Design router_top, start of the top module:
module router_top(input clock, resetn, read_enb_0, read_enb_1, read_enb_2, pkt_valid,
                  input [7:0] data_in, output [7:0] data_out_0, data_out_1, data_out_2,
                  output valid_out_0, valid_out_1, valid_out_2, error, busy);
Size: ~2000 cells after synthesis, roughly 34000 um2 of cells after synthesis.
make LEC_CHECK=0 CAP_MARGIN=25 CELL_PAD_IN_SITES_GLOBAL_PLACEMENT=1 CORE_MARGIN=2 CORE_UTILIZATION=40 CTS_CLUSTER_DIAMETER=174 GPL_ROUTABILITY_DRIVEN=1 PLACE_DENSITY_LB_ADDON=0.3 SLEW_MARGIN=5 finish   # period 2.22 ns
run.sh (not shown) runs the stock make flow with config.mk's settings and CLKGATE_MAP_FILE=.
The starting point finished but fails on setup timing.
Edit:
CAP_MARGIN = 20   (was 25)
CELL_PAD_IN_SITES_GLOBAL_PLACEMENT = unset   (was 1)
CORE_ASPECT_RATIO = 0.5   (was unset)
CORE_UTILIZATION = 62   (was 40)
CTS_CLUSTER_DIAMETER = unset   (was 174)
GPL_ROUTABILITY_DRIVEN = unset   (was 1)
PLACE_DENSITY_LB_ADDON = 0.0   (was 0.3)
SLEW_MARGIN = 20   (was 5)
TNS_END_PERCENT = 10   (was unset)
clock period = 3.49 ns   (was 2.22 ns; I/O delays follow)
After rerunning: The changed run completed with no timing, DRC or antenna violations; combinational power decreases by well over a third; synthesized area is unchanged; cell area goes down by roughly a tenth; die area came out lower by a quarter to a third; wire length went down by about a fifth; worst setup slack gets better by 0.31 ns; non-clock buffer count went down by 257.

* * *

== v15 ==
router_top again, from the RTL that the note above started with.
clock: 2.08 ns
lec_check: 0
abc_area: 1
cap_margin: 20
core_margin: 2
core_utilization: 72
cts_cluster_size: 76
place_density_lb_addon: 0.07
setup_slack_margin: -0.16
slew_margin: 20
v15: complete, dirty (setup timing)
Modified inputs, v40 compared to v15
Settings: a deleted PLACE_DENSITY_LB_ADDON that had been 0.07; a deleted CTS_CLUSTER_SIZE that had been 76; a change of CORE_UTILIZATION from 72 to 24; a deleted ABC_AREA that had been 1; a deleted SETUP_SLACK_MARGIN that had been -0.16; a change of the clock period (ns, I/O delays scaled along) from 2.08 to 5.8.
Notes after the runs:
The flow did not stop early for v40: all stages ran, and the layout cleared the timing, design-rule and antenna checks. What v40 reported for worst voltage drop across the vdd grid has to be multiplied by 5.4 to get the figure for v15. Buffer share of cell area, v15 and v40, higher one = v15. Taking v15 as 1.0, v40 lands at 5.6 on number of filler instances in the final layout. v40 against v15; power is down by more than half. Of the two values seen for capture point of the worst path, valid_out_1 was produced by v40 and fifo[1].f.status_count[4]$_SDFFE_PP0P_ by v15. The worst setup path startpoint comes out fifo[1].f.status_count[0]$_SDFFE_PP0P_ in one run and dut1.state[5]$_DFF_P_ in the other, namely in v40 and v15 respectively. v40 vs v15, count of different cell masters after synthesis went up by 19. Non-clock buffer count: v40 vs v15 down about 80%. Static leakage sits lower in v40 than in v15. v40 reports its type of the worst min-delay path as reg2reg while v15 reports in2reg. Side by side, worst hold slack turned out higher in v40 than in v15. On v40: final wirelength is 14,000 µm lower than what v15 gave.
The following lists how v39 was set up differently from v40:
Settings: a change of CORE_UTILIZATION from 24 to 40; a change of the clock period (ns, I/O delays scaled along) from 5.8 to 3.75.
[summary]
- Comparing v40 and v39, the higher number of nets in the layout is on v39.
- In v39, worst setup slack is lower than in v40.
- The global-route usage reported for v39 is greater than that of v40 by 7.4 points.
- Overall power of the completed layout: v39 vs v40 up 59%
- v39: share of power burned in registers lower than v40
- Measured against v40, the total instance count after detailed placement of v39 comes out at 0.831 times the reference value.
## Diff of input files: v32 against v39
Settings: swapping 40 for 72 in CORE_UTILIZATION; putting SETUP_SLACK_MARGIN at -0.16 where nothing was set; swapping 3.75 for 2.08 in the clock period (ns, I/O delays scaled along).
[summary]
No crash in v32: every stage finished, but the layout fails its final checks due to setup timing.
Path depth of the worst reg2reg path sits lower in v32 than in v39.
Looking at clock network power share, v32 sits below v39.
Design area up 3000 µm² in v32 wrt v39
v32 gives more via count than v39 did.
Here is what was changed in the inputs of v26 compared with v32.
Settings: PLACE_DENSITY_LB_ADDON now 0.0, previously not set; SETUP_SLACK_MARGIN now 0.86, was -0.16; the clock period (ns, I/O delays scaled along) now 2.98, was 2.08.
==> results <==
v26 finished all stages; the layout is clean.
Relative to v32, the final instance area measured on v26 has increased by a few percent.
Compared v26 vs v32, and layout-stage area growth over the synthesis result is up in v26.
Number of cells in the design after placement ended up about 7% lower on v26 than on v32.
Worst setup slack, v26 and v32: larger value in v26
[compare] base=v32 new=v26: total power has decreased; total length of routed wires now larger.
What v19 does differently from v26 at the input level:
Settings: SETUP_SLACK_MARGIN changed from 0.86 to -0.16; CTS_CLUSTER_SIZE newly set to 69; the clock period (ns, I/O delays scaled along) changed from 2.98 to 2.08.
Findings:
- Complete run, failing final checks: v19, reason setup timing.
- Max number of cells on the worst hold path across v19 and v26: v19
- Sequential share of layout area on v19 is up relative to v26.
- Leakage dissipation on v19 is behind v26.
- Comparing v26 against v19, there is no change at all in total die size.
- Relative to v26, number of signal-net buffers in the layout has increased by 92 in v19.

* * *

amber:
Starting RTL as in the previous note.
export LEC_CHECK = 0
export ABC_AREA = 0
export CAP_MARGIN = 20
export CORE_MARGIN = 2
export CORE_UTILIZATION = 68
export CTS_CLUSTER_DIAMETER = 378
export GPL_TIMING_DRIVEN = 1
export HOLD_SLACK_MARGIN = 0.19
export MAX_ROUTING_LAYER = met4
export MIN_ROUTING_LAYER = met1
export PLACE_DENSITY_LB_ADDON = 0.12
export SETUP_SLACK_MARGIN = 0.25
export SLEW_MARGIN = 20
export TNS_END_PERCENT = 5
create_clock -name core_clock -period 2.35 [get_ports {clock}]
amber finished every stage; the final checks, however, were not passed, the failures being setup timing.
Modified inputs, quartz compared to amber
==> flow/config.mk <==
export PLATFORM = sky130hd
export DESIGN_NAME = router_top
export DESIGN_NICKNAME = router_top
export VERILOG_FILES = /design/flow/design.v
export SDC_FILE = /design/flow/constraint.sdc
export NUM_CORES = 4
export LEC_CHECK = 0
export CAP_MARGIN = 20
export CORE_MARGIN = 2
export CORE_UTILIZATION = 70
export SETUP_SLACK_MARGIN = 0.55
export SLEW_MARGIN = 20
==> flow/constraint.sdc <==
create_clock -name core_clock -period 2.08 [get_ports {clock}]
set_input_delay 0.4160 -clock core_clock [delete_from_list [all_inputs] [get_ports {clock}]]
set_output_delay 0.4160 -clock core_clock [all_outputs]
set_load 0.01 [all_outputs]
Notes after the runs:
- quartz finished all stages; however, its layout fails the closing checks, the failures being setup timing.
- Summary: with amber as the reference, clock-buffer cell count in quartz moved down slightly.
- In the reports for quartz and amber, the larger post-CTS setup buffer count belongs to quartz.
- Compared amber against quartz; source-to-sink clock delay at the later pin of the worst-skew pair within noise.
- Re final critical path time including I/O delays and setup: quartz is 0.28 ns up on amber.
- Side by side, synthesis-to-layout area growth turned out higher in quartz than in amber.
- Lower final hold slack was reported by amber, not quartz.
- quartz leaves less setup margin than amber.
- Setup skew after layout: quartz vs amber, no meaningful difference
## Diff of input files: xenon against quartz
diff --git a/flow/config.mk b/flow/config.mk
--- a/flow/config.mk
+++ b/flow/config.mk
@@ -9,4 +9,5 @@
 export CORE_MARGIN = 2
-export CORE_UTILIZATION = 70
-export SETUP_SLACK_MARGIN = 0.55
+export CORE_UTILIZATION = 55
+export HOLD_SLACK_MARGIN = 0.29
 export SLEW_MARGIN = 20
+export TNS_END_PERCENT = 5
==> flow/constraint.sdc <==
create_clock -name core_clock -period 5.0 [get_ports {clock}]
set_input_delay 1.0000 -clock core_clock [delete_from_list [all_inputs] [get_ports {clock}]]
set_output_delay 1.0000 -clock core_clock [all_outputs]
set_load 0.01 [all_outputs]
Notes after the runs:
xenon did not stop at any stage, and its layout met the timing, design-rule and antenna checks. Power in the clock group: xenon vs quartz down about 60%. quartz → xenon: layout clock buffer count up 15%; final worst slack increased by 2.07 ns relative to the old numbers; post-layout instance count excluding filler cells lost 294; power share of the clock group +5.9 points; wire length -43%. met1 wire length of xenon falls short of that of quartz by more than 10%. Relative to quartz, cell depth of the worst setup path has gone down in xenon. xenon ends up with lower global routing usage on met1 than quartz does. Between xenon and quartz, the sum of internal, switching and leakage power is lower for xenon. xenon vs quartz — global-route wire length before repair dropped by more than a quarter.
Edits applied to the flow inputs when going from xenon to sierra:
diff --git a/flow/config.mk b/flow/config.mk
--- a/flow/config.mk
+++ b/flow/config.mk
@@ -9,5 +9,3 @@
 export CORE_MARGIN = 2
-export CORE_UTILIZATION = 55
-export HOLD_SLACK_MARGIN = 0.29
+export CORE_UTILIZATION = 16
 export SLEW_MARGIN = 20
-export TNS_END_PERCENT = 5
==> flow/constraint.sdc <==
create_clock -name core_clock -period 3.75 [get_ports {clock}]
set_input_delay 0.7500 -clock core_clock [delete_from_list [all_inputs] [get_ports {clock}]]
set_output_delay 0.7500 -clock core_clock [all_outputs]
set_load 0.01 [all_outputs]
[summary]
- In the route summary, sierra ends up with a via count exceeding that of xenon.
- Per the comparison of sierra with xenon, instance count after placement with tap cells included picked up an extra 72%, final cell count now larger.
- On number of logic stages on the critical path including buffering: between sierra and xenon, it ends up higher for sierra.
- Comparing sierra and xenon, the higher switching share of total power was measured on sierra.
- Compared with xenon, inserted tap cell count in sierra increased by more than 100%.
- xenon vs sierra, highest-delay cell along the critical path: sky130_fd_sc_hd__or4_1 vs sky130_fd_sc_hd__clkdlybuf4s50_1
- Against xenon, sum of met3 wire segment lengths after detailed routing in sierra rose by a few percent.
- sierra: required time of the critical path 1.00 ns below xenon
- xenon → sierra: part of the total power dissipated in combinational logic grew by 0.4 points, worst hold-check slack shrank by 0.070 ns, wire length grew by 6.7%.
Relative to sierra, the following input files were edited for umber:
diff --git a/flow/config.mk b/flow/config.mk
--- a/flow/config.mk
+++ b/flow/config.mk
@@ -9,3 +9,6 @@
 export CORE_MARGIN = 2
-export CORE_UTILIZATION = 16
+export CORE_UTILIZATION = 72
+export CTS_CLUSTER_SIZE = 72
+export PLACE_DENSITY_LB_ADDON = 0.0
+export SETUP_SLACK_MARGIN = 0.66
 export SLEW_MARGIN = 20
==> flow/constraint.sdc <==
create_clock -name core_clock -period 2.23 [get_ports {clock}]
set_input_delay 0.4460 -clock core_clock [delete_from_list [all_inputs] [get_ports {clock}]]
set_output_delay 0.4460 -clock core_clock [all_outputs]
set_load 0.01 [all_outputs]
==> results <==
Per the comparison of umber with sierra, area of the chip lost about 80%; final antenna diode count saw an increase; sequential cell count held steady; post-route standard cell area excluding fillers saw an increase.
umber -> stages 100% | layout checks FAIL | setup timing
Sort umber and sierra by detailed route wirelength on metal3 asc -> top: sierra
umber has final setup violation count above what sierra had.
In umber, post-CTS setup-driven buffer insertion count is higher than in sierra.
The final setup slack of the worst path of umber was inferior to that of sierra.
Input-level comparison between lagoon and umber:
diff --git a/flow/config.mk b/flow/config.mk
--- a/flow/config.mk
+++ b/flow/config.mk
@@ -10,5 +10,4 @@
 export CORE_UTILIZATION = 72
-export CTS_CLUSTER_SIZE = 72
-export PLACE_DENSITY_LB_ADDON = 0.0
-export SETUP_SLACK_MARGIN = 0.66
+export PLACE_DENSITY = 0.37
+export SETUP_SLACK_MARGIN = -0.16
 export SLEW_MARGIN = 20
==> flow/constraint.sdc <==
create_clock -name core_clock -period 2.08 [get_ports {clock}]
set_input_delay 0.4160 -clock core_clock [delete_from_list [all_inputs] [get_ports {clock}]]
set_output_delay 0.4160 -clock core_clock [all_outputs]
set_load 0.01 [all_outputs]
Results
The flow completed for lagoon, but it is not clean: the layout still shows setup timing. NOTE count of placed standard cells in the final layout, fillers left out umber->lagoon decreased by a few percent. Going from umber to lagoon, count of multi-input combinational gates moved down, count of cell instances traversed by the critical path now larger, number of placement rows has remained practically unchanged, post-route worst setup slack +0.26 ns, via density per instance has decreased. The lower final setup violation count came out of umber. When lagoon is set beside umber, its detail-routed net length per standard cell turns out to be 15% smaller.

* * *

Setup of build 76:
Starting RTL as in the previous note.
==> flow/config.mk <==
export PLATFORM = sky130hd
export DESIGN_NAME = router_top
export DESIGN_NICKNAME = router_top
export VERILOG_FILES = /design/flow/design.v
export SDC_FILE = /design/flow/constraint.sdc
export NUM_CORES = 4
export LEC_CHECK = 0
export CAP_MARGIN = 20
export CORE_MARGIN = 2
export CORE_UTILIZATION = 72
export CTS_CLUSTER_DIAMETER = 394
export CTS_CLUSTER_SIZE = 15
export PLACE_DENSITY_LB_ADDON = 0.04
export SETUP_SLACK_MARGIN = -0.21
export SLEW_MARGIN = 40
==> flow/constraint.sdc <==
create_clock -name core_clock -period 2.16 [get_ports {clock}]
set_input_delay 0.4320 -clock core_clock [delete_from_list [all_inputs] [get_ports {clock}]]
set_output_delay 0.4320 -clock core_clock [all_outputs]
set_load 0.01 [all_outputs]
Build 76 had finished all stages when the layout checks came back failing, citing setup timing.
Input-level comparison between build 43 and build 76:
diff --git a/flow/config.mk b/flow/config.mk
--- a/flow/config.mk
+++ b/flow/config.mk
@@ -9,7 +9,6 @@
 export CORE_MARGIN = 2
 export CORE_UTILIZATION = 72
-export CTS_CLUSTER_DIAMETER = 394
-export CTS_CLUSTER_SIZE = 15
-export PLACE_DENSITY_LB_ADDON = 0.04
-export SETUP_SLACK_MARGIN = -0.21
-export SLEW_MARGIN = 40
+export CTS_CLUSTER_SIZE = 14
+export PLACE_DENSITY_LB_ADDON = 0.05
+export SETUP_SLACK_MARGIN = 0.73
+export SLEW_MARGIN = 20
==> flow/constraint.sdc <==
create_clock -name core_clock -period 2.87 [get_ports {clock}]
set_input_delay 0.5740 -clock core_clock [delete_from_list [all_inputs] [get_ports {clock}]]
set_output_delay 0.5740 -clock core_clock [all_outputs]
set_load 0.01 [all_outputs]
[summary]
Of build 76 and build 43, none finishes clean.
To summarise build 76: no stage aborted, but the layout did not pass its checks, failing on setup timing.
When build 43 is set beside build 76, its hold slack turns out to be 0.17 ns larger.
For build 43, the termination of the worst setup path was fifo[1].f.length[4], unlike build 76, where it was dut2.dout[5].
When build 43 is measured against build 76, its power turns out about 10% lower.
Number of cells on the critical path: build 43 vs build 76 up 2
For build 87, these inputs were changed with respect to build 43:
diff --git a/flow/config.mk b/flow/config.mk
--- a/flow/config.mk
+++ b/flow/config.mk
@@ -8,7 +8,5 @@
 export CAP_MARGIN = 20
 export CORE_MARGIN = 2
-export CORE_UTILIZATION = 72
-export CTS_CLUSTER_SIZE = 14
-export PLACE_DENSITY_LB_ADDON = 0.05
-export SETUP_SLACK_MARGIN = 0.73
+export CORE_UTILIZATION = 55
+export PLACE_DENSITY_LB_ADDON = 0.0
 export SLEW_MARGIN = 20
==> flow/constraint.sdc <==
create_clock -name core_clock -period 3.49 [get_ports {clock}]
set_input_delay 0.6980 -clock core_clock [delete_from_list [all_inputs] [get_ports {clock}]]
set_output_delay 0.6980 -clock core_clock [all_outputs]
set_load 0.01 [all_outputs]
Results
Compared with build 43, build 87 shows a lower cell depth of the worst setup path. Of build 87 and build 43, the run reporting the lower met2 wire length was build 87. Global-route usage | build 87 below build 43. Across both runs, met2 track demand over resource was lower for build 87 than for build 43. Of the two candidates, build 43 has the worse summed area of non-filler cells in the final layout and build 87 the better one. Build 87 vs build 43: wire length down by more than a quarter. Transition time at the pin with the least slew margin | build 87 above build 43. On starting DRC count in detailed routing, build 43 loses to build 87. Having completed the whole flow, build 87 delivered a layout that passed the timing, design-rule and antenna checks. [build 43] flow finished | final checks: failed | reasons: setup timing. The utilization reported for build 87 is smaller than that of build 43 by 28 points. Diff build 43 -> build 87 | buffering overhead | decrease of 5.9 points. Sequential share of layout area in build 87 is 5.9 points higher than in build 43.
Inputs modified between build 87 and build 96:
diff --git a/flow/config.mk b/flow/config.mk
--- a/flow/config.mk
+++ b/flow/config.mk
@@ -8,5 +8,6 @@
 export CAP_MARGIN = 20
 export CORE_MARGIN = 2
-export CORE_UTILIZATION = 55
-export PLACE_DENSITY_LB_ADDON = 0.0
+export CORE_UTILIZATION = 72
+export CTS_CLUSTER_SIZE = 14
+export SETUP_SLACK_MARGIN = -0.2
 export SLEW_MARGIN = 20
==> flow/constraint.sdc <==
create_clock -name core_clock -period 2.08 [get_ports {clock}]
set_input_delay 0.4160 -clock core_clock [delete_from_list [all_inputs] [get_ports {clock}]]
set_output_delay 0.4160 -clock core_clock [all_outputs]
set_load 0.01 [all_outputs]
==> results <==
- As of build 96, vias per cell had risen by more than 10% compared to build 87.
- The wire length of build 96 was inferior to that of build 87.
- Build 87 and build 96: one clean run, build 87; the rest did not finish clean.
- The flow for build 96 finished, though final verification flagged setup timing.
- Build 87 → build 96: number of CTS-inserted buffers went down, final critical-path share of the clock period up 40 points, via total after detailed routing +25%, setup fix buffers added after clock tree synthesis now larger.
- Lower number of antenna cells inserted was reported by build 87, not build 96.
- In the reports for build 96 and build 87, the larger full die area belongs to build 87.
Power and IR drop assume default switching activity.
